==> run Y: inputs <==
==> flow/design.v <==
module ALU #(parameter w = 8) (
    clk, rst, CE, IN_valid, MODE, CMD, OPA, OPB, Cin,
    ERR, RES, OF, COUT, G, L, E);
    input clk;
    input rst;
    input CE;
    input [1:0] IN_valid;
    input MODE;
    input [3:0] CMD;
    input [w-1:0] OPA;
    input [w-1:0] OPB;
    input Cin;
    output reg ERR;
    output reg OF;
    output reg COUT;
    output reg G;
    output reg L;
    output reg E;
    output reg [2*w:0] RES;
reg [1:0] IN_valid_t;
reg [3:0] CMD_t;
reg MODE_t, Cin_t;
reg [w-1:0] OPA_t, OPB_t;
reg ERR_t, OF_t, COUT_t, G_t, L_t, E_t;
reg [2*w:0] RES_t, RES_m;
reg signed [w-1:0] sOPA, sOPB;
reg signed [2*w:0] sRES;
reg [$clog2(w)-1:0] shift_amount;
always @(posedge clk or posedge rst) begin  
    if(rst) begin
        OPA_t <= 0;
        OPB_t <= 0;
        Cin_t <= 0;
        IN_valid_t <= 0;
        MODE_t <= 0;
        CMD_t <= 0; end
     else if(CE) begin
        OPA_t <= OPA;
        OPB_t <= OPB;
        Cin_t <= Cin;
        IN_valid_t <= IN_valid;
        MODE_t <= MODE;
        CMD_t <= CMD; end   
end
always @(*) begin
    ERR_t = 0;    
    sOPA = 0;
    sOPB = 0;
    sRES = 0;
    shift_amount = 0;
    OF_t = 0;
    COUT_t = 0;
    G_t = 0;
    L_t = 0;
    E_t = 0;
    RES_t = 0;
    if(MODE_t) begin
        case(CMD_t)
            4'b0000: begin 
                        if(IN_valid_t == 2'b11) begin
                            RES_t = OPA_t + OPB_t;
                            COUT_t = RES_t[w]; end
                        else ERR_t = 1; end
            4'b0001: begin 
                        if(IN_valid_t == 2'b11) begin
                            RES_t = OPA_t - OPB_t;
                            OF_t = (OPA_t < OPB_t) ? 1 : 0; end
                        else ERR_t = 1; end
            4'b0010: begin 
                        if(IN_valid_t == 2'b11) begin
                            RES_t = OPA_t + OPB_t + Cin_t;
                            COUT_t = RES_t[w]; end
                        else ERR_t = 1; end
            4'b0011: begin 
                        if(IN_valid_t == 2'b11) begin
                            RES_t = OPA_t - OPB_t - Cin_t;
                            OF_t = (OPA_t < (OPB_t + Cin_t)); end
                        else ERR_t = 1; end
            4'b0100: begin 
                        if(IN_valid_t[0] == 1'b1) begin
                            RES_t = OPA_t + 1'b1;
                            COUT_t = RES_t[w]; end
                        else ERR_t = 1; end
            4'b0101: begin 
                        if(IN_valid_t[0] == 1'b1) begin
                            RES_t = OPA_t - 1'b1;
                            OF_t = RES_t[w]; end
                        else ERR_t = 1; end
            4'b0110: begin 
                        if(IN_valid_t[1] == 1'b1) begin
                            RES_t = OPB_t + 1'b1;
                            COUT_t = RES_t[w]; end
                        else ERR_t = 1; end
            4'b0111: begin 
                        if(IN_valid_t[1] == 1'b1) begin
                            RES_t = OPB_t - 1'b1;
                            OF_t = RES_t[w]; end
                        else ERR_t = 1; end
            4'b1000: begin 
                        if(IN_valid_t == 2'b11) begin
                            E_t = (OPA_t == OPB_t) ? 1 : 0;
                            L_t = (OPA_t < OPB_t) ? 1 : 0;
                            G_t = (OPA_t > OPB_t) ? 1 : 0; end
                        else ERR_t = 1; end
            4'b1001: begin 
                        if(IN_valid_t == 2'b11) begin
                            RES_t = (OPA_t + 1) * (OPB_t + 1); end
                        else ERR_t = 1; end
            4'b1010: begin 
                        if(IN_valid_t == 2'b11) begin
                            RES_t = (OPA_t << 1) * OPB_t; end
                        else ERR_t = 1; end
            4'b1011: begin
                        if(IN_valid_t == 2'b11) begin
                            sOPA = $signed(OPA_t);
                            sOPB = $signed(OPB_t);
                            sRES = sOPA + sOPB;
                            RES_t = sRES;
                            OF_t = ((sOPA[w-1] == sOPB[w-1]) && (sRES[w-1] != sOPA[w-1]));
                            E_t = (sOPA == sOPB) ? 1 : 0;
                            L_t = (sOPA < sOPB) ? 1 : 0;
                            G_t = (sOPA > sOPB) ? 1 : 0; end
                        else ERR_t = 1; end
            4'b1100: begin
                        if(IN_valid_t == 2'b11) begin
                            sOPA = $signed(OPA_t);
                            sOPB = $signed(OPB_t);
                            sRES = sOPA - sOPB;
                            RES_t = sRES;
                            OF_t = ((sOPA[w-1] != sOPB[w-1]) && (sRES[w-1] != sOPA[w-1]));
                            E_t = (sOPA == sOPB) ? 1 : 0;
                            L_t = (sOPA < sOPB) ? 1 : 0;
                            G_t = (sOPA > sOPB) ? 1 : 0; end
                        else ERR_t = 1; end
            default: begin
                        RES_t = 0;
                        COUT_t = 1'b0;
                        OF_t = 1'b0;
                        G_t = 1'b0;
                        E_t = 1'b0;
                        L_t = 1'b0;
                        ERR_t = 1'b1; end
             endcase
             end
    else begin 
        case(CMD_t)
          4'b0000: begin
                      if(IN_valid_t == 2'b11) begin
                          RES_t = OPA_t & OPB_t; end
                      else ERR_t = 1; end
          4'b0001: begin
                      if(IN_valid_t == 2'b11) begin
                          RES_t = ~(OPA_t & OPB_t);
                          RES_t[2*w-1 : 8] = 0; end
                      else ERR_t = 1; end
          4'b0010: begin
                      if(IN_valid_t == 2'b11) begin
                          RES_t = OPA_t | OPB_t; end
                      else ERR_t = 1; end
          4'b0011: begin
                      if(IN_valid_t == 2'b11) begin
                          RES_t = ~(OPA_t | OPB_t);
                          RES_t[2*w-1 : 8] = 0; end
                      else ERR_t = 1; end
          4'b0100: begin
                      if(IN_valid_t == 2'b11) begin
                          RES_t = OPA_t ^ OPB_t; end
                      else ERR_t = 1; end
          4'b0101: begin
                      if(IN_valid_t == 2'b11) begin
                          RES_t = ~(OPA_t ^ OPB_t);
                          RES_t[2*w-1 : 8] = 0; end
                      else ERR_t = 1; end
          4'b0110: begin
                      if(IN_valid_t[0] == 1'b1) begin
                          RES_t = ~OPA_t;
                          RES_t[2*w-1 : 8] = 0; end
                      else ERR_t = 1; end
          4'b0111: begin
                      if(IN_valid_t[1] == 1'b1) begin
                          RES_t = ~OPB_t;
                          RES_t[2*w-1 : 8] = 0; end
                      else ERR_t = 1; end
          4'b1000: begin
                      if(IN_valid_t[0] == 1'b1) begin
                          RES_t = OPA_t >> 1; end
                      else ERR_t = 1; end
          4'b1001: begin
                      if(IN_valid_t[0] == 1'b1) begin
                          RES_t = OPA_t << 1; end
                      else ERR_t = 1; end
          4'b1010: begin
                      if(IN_valid_t[1] == 1'b1) begin
                          RES_t = OPB_t >> 1; end
                      else ERR_t = 1; end
          4'b1011: begin
                      if(IN_valid_t[1] == 1'b1) begin
                          RES_t = OPB_t << 1; end
                      else ERR_t = 1; end
          4'b1100: begin 
                      if(IN_valid_t == 2'b11) begin
                          if( |(OPB_t[(w-1) : ($clog2(w)+1)]))
                               ERR_t = 1;
                          else begin
                               shift_amount = OPB_t[$clog2(w)-1:0];
                               RES_t = {1'b0, ((OPA_t << shift_amount) | OPA_t >> (w - shift_amount))}; end end
                      else  ERR_t = 1; end
          4'b1101: begin 
                      if(IN_valid_t == 2'b11) begin
                          if( |(OPB_t[(w-1) : ($clog2(w)+1)]))
                               ERR_t = 1;
                          else begin
                               shift_amount = OPB_t[$clog2(w)-1:0];
                               RES_t = {1'b0, ((OPA_t >> shift_amount) | OPA_t << (w - shift_amount))}; end end
                      else  ERR_t = 1; end
          default: begin
                        RES_t = 0;
                        ERR_t = 1'b1; end
             endcase
             end
end
always @(posedge clk or posedge rst) begin
    if (rst) begin
        RES  <= 0;
        COUT <= 0;
        OF   <= 0;
        G    <= 0;
        L    <= 0;
        E    <= 0;
        ERR  <= 0;
        RES_m <= 0;
    end 
    else if (CE) begin
        if ((CMD_t == 4'b1001 || CMD_t == 4'b1010) && MODE_t == 1) begin
            RES_m <= RES_t;
            RES <= RES_m;
        end
        else
            RES <= RES_t;
            COUT <= COUT_t;
            OF   <= OF_t;
            G    <= G_t;
            L    <= L_t;
            E    <= E_t;
            ERR  <= ERR_t;
  end
end
endmodule
==> flow/run.sh <==
#!/bin/bash
# the make line also repeats each setting of config.mk as NAME=value (left out here)
make -C /OpenROAD-flow-scripts/flow DESIGN_CONFIG=/design/flow/config.mk WORK_HOME=/design/flow/orfs CLKGATE_MAP_FILE= finish
==> flow/config.mk <==
export PLATFORM = sky130hd
export DESIGN_NAME = ALU
export DESIGN_NICKNAME = ALU
export VERILOG_FILES = /design/flow/design.v
export SDC_FILE = /design/flow/constraint.sdc
export NUM_CORES = 4
export LEC_CHECK = 0
export CAP_MARGIN = 20
export CELL_PAD_IN_SITES_GLOBAL_PLACEMENT = 3
export CORE_ASPECT_RATIO = 0.5
export CORE_MARGIN = 8
export CORE_UTILIZATION = 23
export CTS_CLUSTER_DIAMETER = 332
export CTS_CLUSTER_SIZE = 98
export PLACE_DENSITY = 0.35
export SLEW_MARGIN = 20
export TNS_END_PERCENT = 10
==> flow/constraint.sdc <==
create_clock -name core_clock -period 6.0 [get_ports {clk}]
set_input_delay 1.2000 -clock core_clock [delete_from_list [all_inputs] [get_ports {clk}]]
set_output_delay 1.2000 -clock core_clock [all_outputs]
set_load 0.01 [all_outputs]
==> run R (differences from run Y) <==
==> flow/config.mk (replaced) <==
export PLATFORM = sky130hd
export DESIGN_NAME = ALU
export DESIGN_NICKNAME = ALU
export VERILOG_FILES = /design/flow/design.v
export SDC_FILE = /design/flow/constraint.sdc
export NUM_CORES = 4
export LEC_CHECK = 0
export CAP_MARGIN = 20
export CORE_MARGIN = 2
export CORE_UTILIZATION = 69
export CTS_CLUSTER_DIAMETER = 36
export SETUP_SLACK_MARGIN = -0.29
export SLEW_MARGIN = 20
==> flow/constraint.sdc (replaced) <==
create_clock -name core_clock -period 4.85 [get_ports {clk}]
set_input_delay 0.9700 -clock core_clock [delete_from_list [all_inputs] [get_ports {clk}]]
set_output_delay 0.9700 -clock core_clock [all_outputs]
set_load 0.01 [all_outputs]
==> run G (differences from run Y) <==
==> flow/config.mk (replaced) <==
export PLATFORM = sky130hd
export DESIGN_NAME = ALU
export DESIGN_NICKNAME = ALU
export VERILOG_FILES = /design/flow/design.v
export SDC_FILE = /design/flow/constraint.sdc
export NUM_CORES = 4
export LEC_CHECK = 0
export CAP_MARGIN = 20
export CORE_MARGIN = 2
export CORE_UTILIZATION = 39
export SLEW_MARGIN = 20
==> flow/constraint.sdc (replaced) <==
create_clock -name core_clock -period 5.79 [get_ports {clk}]
set_input_delay 1.1580 -clock core_clock [delete_from_list [all_inputs] [get_ports {clk}]]
set_output_delay 1.1580 -clock core_clock [all_outputs]
set_load 0.01 [all_outputs]
==> run Z (differences from run Y) <==
==> flow/config.mk (replaced) <==
export PLATFORM = sky130hd
export DESIGN_NAME = ALU
export DESIGN_NICKNAME = ALU
export VERILOG_FILES = /design/flow/design.v
export SDC_FILE = /design/flow/constraint.sdc
export NUM_CORES = 4
export LEC_CHECK = 0
export ABC_AREA = 1
export CAP_MARGIN = 20
export CORE_MARGIN = 2
export CORE_UTILIZATION = 72
export CTS_CLUSTER_DIAMETER = 370
export PLACE_DENSITY = 0.42
export SETUP_SLACK_MARGIN = 0.87
export SLEW_MARGIN = 20
==> flow/constraint.sdc (replaced) <==
create_clock -name core_clock -period 2.96 [get_ports {clk}]
set_input_delay 0.5920 -clock core_clock [delete_from_list [all_inputs] [get_ports {clk}]]
set_output_delay 0.5920 -clock core_clock [all_outputs]
set_load 0.01 [all_outputs]
==> comparison <==
Run Y went through all stages and came out clean. Run R ran to the end with violations: setup timing. Run G produced a clean layout. Run Z aborted during 4_1_cts. The lowest utilization belongs to run Y, the highest to run R. The highest final cell count belongs to run Y, the lowest to run R. Of run G and run R, run R has the higher count of clock-buffer cells in the layout (gap 1). The highest combinational power belongs to run R, the lowest to run G. Final area, highest first: run R, run Y, run G. The lowest total power belongs to run G, the highest to run R. In sequential cell count, run Y and run G do not differ. In register-to-register slack, run Y and run G hardly differ. The lowest wire length belongs to run G, the highest to run Y. Of run G and run R, run R has the higher clock power (gap 9.9%, measured against run R). In run Z the area after synthesis is larger than in run R, by about 5%.
==> figures <==
Critical path launch point: run Z -; run R OPB_t[2]; run G OPB_t[2]; run Y OPB_t[0]
Biggest Area Class: run Z -; run R logic gates; run G logic gates; run Y logic gates
Outcome: run Z aborted with a tool error; run R complete, but fails checks; run G complete, no violations; run Y complete, no violations
Last stage reached: run Z 4_1_cts; run R -; run G -; run Y -
Layout check failures: run Z -; run R setup timing; run G -; run Y -
Switching Fraction: run Z -; run R 51.4%; run G 51.1%; run Y 51.9%
Count of hold buffers inserted by post-cts repair: run Z -; run R 0; run G 0; run Y 0
Final area over synthesized area: run Z -; run R 1.236x; run G 1.154x; run Y 1.209x
Number of buffers inserted by post-CTS setup repair: run Z -; run R 7; run G 0; run Y 0
Fraction of area in non-clock buffers: run Z -; run R 13.5%; run G 9.11%; run Y 10.5%
Setup skew after layout: run Z -; run R 0.0348 ns; run G 0.00873 ns; run Y 0.0176 ns
Post-synthesis adder-cell area fraction: run Z 26.0%; run R 27.2%; run G 27.2%; run Y 27.2%
Met1 wire length: run Z -; run R 16200 um; run G 20900 um; run Y 32600 um
Wire length of the first global-routing pass: run Z -; run R 72000 um; run G 71900 um; run Y 90400 um
Kind of start point of the critical path: run Z -; run R flop; run G flop; run Y flop
Fraction of synthesized area in multiplexers: run Z 0%; run R 3.13%; run G 3.13%; run Y 3.13%
Launch instance of the worst min-delay path: run Z -; run R RES_m[3]; run G RES_m[10]; run Y RES_m[3]
Number of routed nets with antenna violations: run Z -; run R 0; run G 0; run Y 0
Switching power of the nets: run Z -; run R 3.22 mW; run G 2.14 mW; run Y 2.20 mW
Final worst slack: run Z -; run R -0.710 ns; run G 0.138 ns; run Y 0.143 ns
Number of placed instances, taps included: run Z 2315; run R 1876; run G 1964; run Y 2300
Inverters: run Z -; run R 158; run G 158; run Y 158
Final net count: run Z -; run R 1910; run G 1818; run Y 1851
Inserted tap cell count: run Z -; run R 220; run G 390; run Y 690
CTS H-Tree Depth: run Z -; run R 3; run G 3; run Y 3
Power and IR drop assume default switching activity.
